==> inputs of run a <==
// BobTop
module BobTop (
	clock,
	reset,
	rx,
	runway_override,
	emergency_override,
	tx,
	framing_error,
	runway_active,
	emergency,
	receiving,
	sending
);
Settings: LEC_CHECK=0, CAP_MARGIN=20, CORE_MARGIN=2, CORE_UTILIZATION=72, CTS_CLUSTER_DIAMETER=365, CTS_CLUSTER_SIZE=14, HOLD_SLACK_MARGIN=0.3, PLACE_DENSITY_LB_ADDON=0.01, SETUP_SLACK_MARGIN=3.31, SLEW_MARGIN=20; clock period 11.6 ns.
run.sh (not shown) runs the stock make flow with config.mk's settings and CLKGATE_MAP_FILE=.
==> run b (differences from run a) <==
CELL_PAD_IN_SITES_DETAIL_PLACEMENT = 2   (was default)
CORE_UTILIZATION = 40   (was 72)
CTS_CLUSTER_DIAMETER = default   (was 365)
CTS_CLUSTER_SIZE = default   (was 14)
HOLD_SLACK_MARGIN = default   (was 0.3)
MAX_ROUTING_LAYER = met4   (was default)
PLACE_DENSITY_LB_ADDON = default   (was 0.01)
SETUP_SLACK_MARGIN = default   (was 3.31)
==> flow/constraint.sdc (replaced) <==
create_clock -name core_clock -period 11.3 [get_ports {clock}]
set_input_delay 2.2600 -clock core_clock [delete_from_list [all_inputs] [get_ports {clock}]]
set_output_delay 2.2600 -clock core_clock [all_outputs]
set_load 0.01 [all_outputs]
==> run c (differences from run a) <==
ABC_AREA = 1   (was default)
CTS_CLUSTER_DIAMETER = default   (was 365)
HOLD_SLACK_MARGIN = default   (was 0.3)
PLACE_DENSITY_LB_ADDON = 0.14   (was 0.01)
SETUP_SLACK_MARGIN = 2.8   (was 3.31)
==> flow/constraint.sdc (replaced) <==
create_clock -name core_clock -period 9.82 [get_ports {clock}]
set_input_delay 1.9640 -clock core_clock [delete_from_list [all_inputs] [get_ports {clock}]]
set_output_delay 1.9640 -clock core_clock [all_outputs]
set_load 0.01 [all_outputs]
==> run d (differences from run a) <==
CTS_CLUSTER_SIZE = 22   (was 14)
==> flow_summary_export.csv <==
group,metric,value,unit
setup_path,worst-r2r-cell-count,8,
clocking,cts_max_level,1,
run_status,status,"timing/DRC/antenna clean",
drt,dr.pass1.iters,7,
synthesis,synth_area,15200,µm²
timing,slew-limit-headroom,39.3,%
power_and_ir_drop,internal_power,0.00225,W
setup_path,slowest_delay,0.56,ns
drt,wl_met1,15.6,mm
synthesis,synth_cell_type_count,51,
floorplan,taps,275,
(the above is from run c)
==> flow_summary_export.csv <==
group,metric,value,unit
synthesis,synth_cell_type_count,69,
timing,slew-limit-headroom,35.4,%
run_status,status,"timing/DRC/antenna clean",
synthesis,synth_area,14900,µm²
hold_path,hold_class,"flip-flop to flip-flop",
timing,min_period,6.29,ns
power_and_ir_drop,internal_power,0.00238,W
drt,wl_met1,22.3,mm
synthesis,yosys-stat-area,14900,µm²
power_and_ir_drop,peakVddDrop,0.0000924,V
drt,dr.pass1.iters,5,
placement,placed_area,15500,µm²
clocking,cts_max_level,2,
layout,logic_area,7120,µm²
layout,final_util,45.5,%
floorplan,taps,468,
setup_path,worst-r2r-cell-count,10,
(the above is from run b)
==> flow_summary_export.csv <==
group,metric,value,unit
synthesis,synth_area,14900,µm²
drt,wl_met3,2.05,mm
setup_path,crit_top_cell,"clkdlybuf4s50_1",
synthesis,synth_cell_type_count,69,
setup_path,slowest_delay,0.55,ns
timing,slew-limit-headroom,20.5,%
drt,wl_met1,14.2,mm
setup_path,cp-endpoint,"framing_error",
clocking,cts_max_level,1,
floorplan,taps,270,
synthesis,yosys-stat-area,14900,µm²
run_status,status,"timing/DRC/antenna clean",
setup_path,worst-r2r-cell-count,9,
drt,dr.pass1.iters,5,
(the above is from run a)
==> flow_summary_export.csv <==
group,metric,value,unit
run_status,status,"timing/DRC/antenna clean",
clocking,cts_max_level,1,
timing,slew-limit-headroom,31.2,%
drt,dr.pass1.iters,5,
setup_path,slowest_delay,0.55,ns
synthesis,synth_cell_type_count,69,
floorplan,taps,270,
setup_path,worst-r2r-cell-count,9,
(the above is from run d)

---

==> run R <==
Starting RTL as in the previous note.
Settings: LEC_CHECK=0, ABC_AREA=0, CAP_MARGIN=20, CELL_PAD_IN_SITES_DETAIL_PLACEMENT=0, CORE_MARGIN=6, CORE_UTILIZATION=50, GPL_ROUTABILITY_DRIVEN=1, MAX_ROUTING_LAYER=met5, MIN_ROUTING_LAYER=met1, PLACE_DENSITY=0.83, SETUP_SLACK_MARGIN=5.0, SLEW_MARGIN=0; clock period 29.1 ns.
==> inputs of run C, as changes to run R <==
ABC_AREA = default   (was 0)
CELL_PAD_IN_SITES_DETAIL_PLACEMENT = default   (was 0)
CORE_MARGIN = 2   (was 6)
CORE_UTILIZATION = 63   (was 50)
CTS_CLUSTER_SIZE = 97   (was default)
GPL_ROUTABILITY_DRIVEN = default   (was 1)
MAX_ROUTING_LAYER = default   (was met5)
MIN_ROUTING_LAYER = default   (was met1)
PLACE_DENSITY = default   (was 0.83)
SETUP_SLACK_MARGIN = 1.99   (was 5.0)
SLEW_MARGIN = 20   (was 0)
==> flow/constraint.sdc (replaced) <==
create_clock -name core_clock -period 28.7 [get_ports {clock}]
set_input_delay 5.7400 -clock core_clock [delete_from_list [all_inputs] [get_ports {clock}]]
set_output_delay 5.7400 -clock core_clock [all_outputs]
set_load 0.01 [all_outputs]
==> inputs of run K, as changes to run R <==
ABC_AREA = default   (was 0)
CELL_PAD_IN_SITES_DETAIL_PLACEMENT = default   (was 0)
CORE_MARGIN = 2   (was 6)
CORE_UTILIZATION = 45   (was 50)
GPL_ROUTABILITY_DRIVEN = default   (was 1)
MAX_ROUTING_LAYER = default   (was met5)
MIN_ROUTING_LAYER = default   (was met1)
PLACE_DENSITY = default   (was 0.83)
SETUP_SLACK_MARGIN = default   (was 5.0)
SLEW_MARGIN = 20   (was 0)
==> flow/constraint.sdc (replaced) <==
create_clock -name core_clock -period 17.7 [get_ports {clock}]
set_input_delay 3.5400 -clock core_clock [delete_from_list [all_inputs] [get_ports {clock}]]
set_output_delay 3.5400 -clock core_clock [all_outputs]
set_load 0.01 [all_outputs]
==> inputs of run X, as changes to run R <==
ABC_AREA = 1   (was 0)
CELL_PAD_IN_SITES_DETAIL_PLACEMENT = default   (was 0)
CORE_MARGIN = 2   (was 6)
CORE_UTILIZATION = 71   (was 50)
CTS_CLUSTER_SIZE = 43   (was default)
GPL_ROUTABILITY_DRIVEN = default   (was 1)
MAX_ROUTING_LAYER = default   (was met5)
MIN_ROUTING_LAYER = default   (was met1)
PLACE_DENSITY = default   (was 0.83)
PLACE_DENSITY_LB_ADDON = 0.14   (was default)
SETUP_SLACK_MARGIN = 2.8   (was 5.0)
SLEW_MARGIN = 20   (was 0)
==> flow/constraint.sdc (replaced) <==
create_clock -name core_clock -period 9.82 [get_ports {clock}]
set_input_delay 1.9640 -clock core_clock [delete_from_list [all_inputs] [get_ports {clock}]]
set_output_delay 1.9640 -clock core_clock [all_outputs]
set_load 0.01 [all_outputs]
==> results.sh <==
# source this file to load flow results
export IMPL_synthesis_area_per_instance_sq_um=10.1
export IMPL_worstReg2RegStart="bobby.fsm.state[3]"
export IMPL_outcome="timing/DRC/antenna clean"
export IMPL_yosys_area_share_adder_pct=3.97
export IMPL_met3_wirelength_mm=1.90
export IMPL_fillers=1815
export IMPL_first_pass_grt_wire_length_mm=54.0
export IMPL_floorplan_initialDensity_pct=63.9
export IMPL_regToRegEndpoint="bobby.uart_requests.count[2]"
export IMPL_cellInternalPower_uw=909
export IMPL_reg2reg_setup_slack_ps=25100
export IMPL_yosys_stat_chipArea_sq_mm=0.0149
export IMPL_syn_instance_count=1480
export IMPL_post_route_util_pct=69.9
Source of the figures above: run C

==> results.sh <==
# source this file to load flow results
export IMPL_outcome="timing/DRC/antenna clean"
export IMPL_synthesis_area_per_instance_sq_um=10.1
export IMPL_reg2reg_setup_slack_ps=14100
export IMPL_fillers=3012
export IMPL_syn_instance_count=1480
export IMPL_met3_wirelength_mm=1.78
export IMPL_floorplan_initialDensity_pct=45.8
export IMPL_post_route_util_pct=51.0
export IMPL_cellInternalPower_mw=1.51
export IMPL_regToRegEndpoint="bobby.uart_requests.count[2]"
Source of the figures above: run K

==> results.sh <==
# source this file to load flow results
export IMPL_post_route_util_pct=78.4
export IMPL_first_pass_grt_wire_length_mm=61.1
export IMPL_fillers=1479
export IMPL_met3_wirelength_mm=3.45
export IMPL_outcome="timing/DRC/antenna clean"
export IMPL_worstReg2RegStart="bobby.landing_fifo.count[1]"
export IMPL_syn_instance_count=1897
export IMPL_regToRegEndpoint="bobby.takeoff_fifo.count[3]"
export IMPL_yosys_stat_chipArea_sq_mm=0.0152
Source of the figures above: run X

==> results.sh <==
# source this file to load flow results
export IMPL_outcome="timing/DRC/antenna clean"
export IMPL_post_route_util_pct=56.3
export IMPL_first_pass_grt_wire_length_mm=54.1
export IMPL_worstReg2RegStart="bobby.fsm.state[4]"
export IMPL_met3_wirelength_mm=2.33
export IMPL_yosys_stat_chipArea_sq_mm=0.0149
export IMPL_floorplan_initialDensity_pct=51.5
export IMPL_yosys_area_share_adder_pct=3.97
export IMPL_fillers=2352
export IMPL_synthesis_area_per_instance_sq_um=10.1
export IMPL_syn_instance_count=1480
export IMPL_reg2reg_setup_slack_ps=25490
Source of the figures above: run R

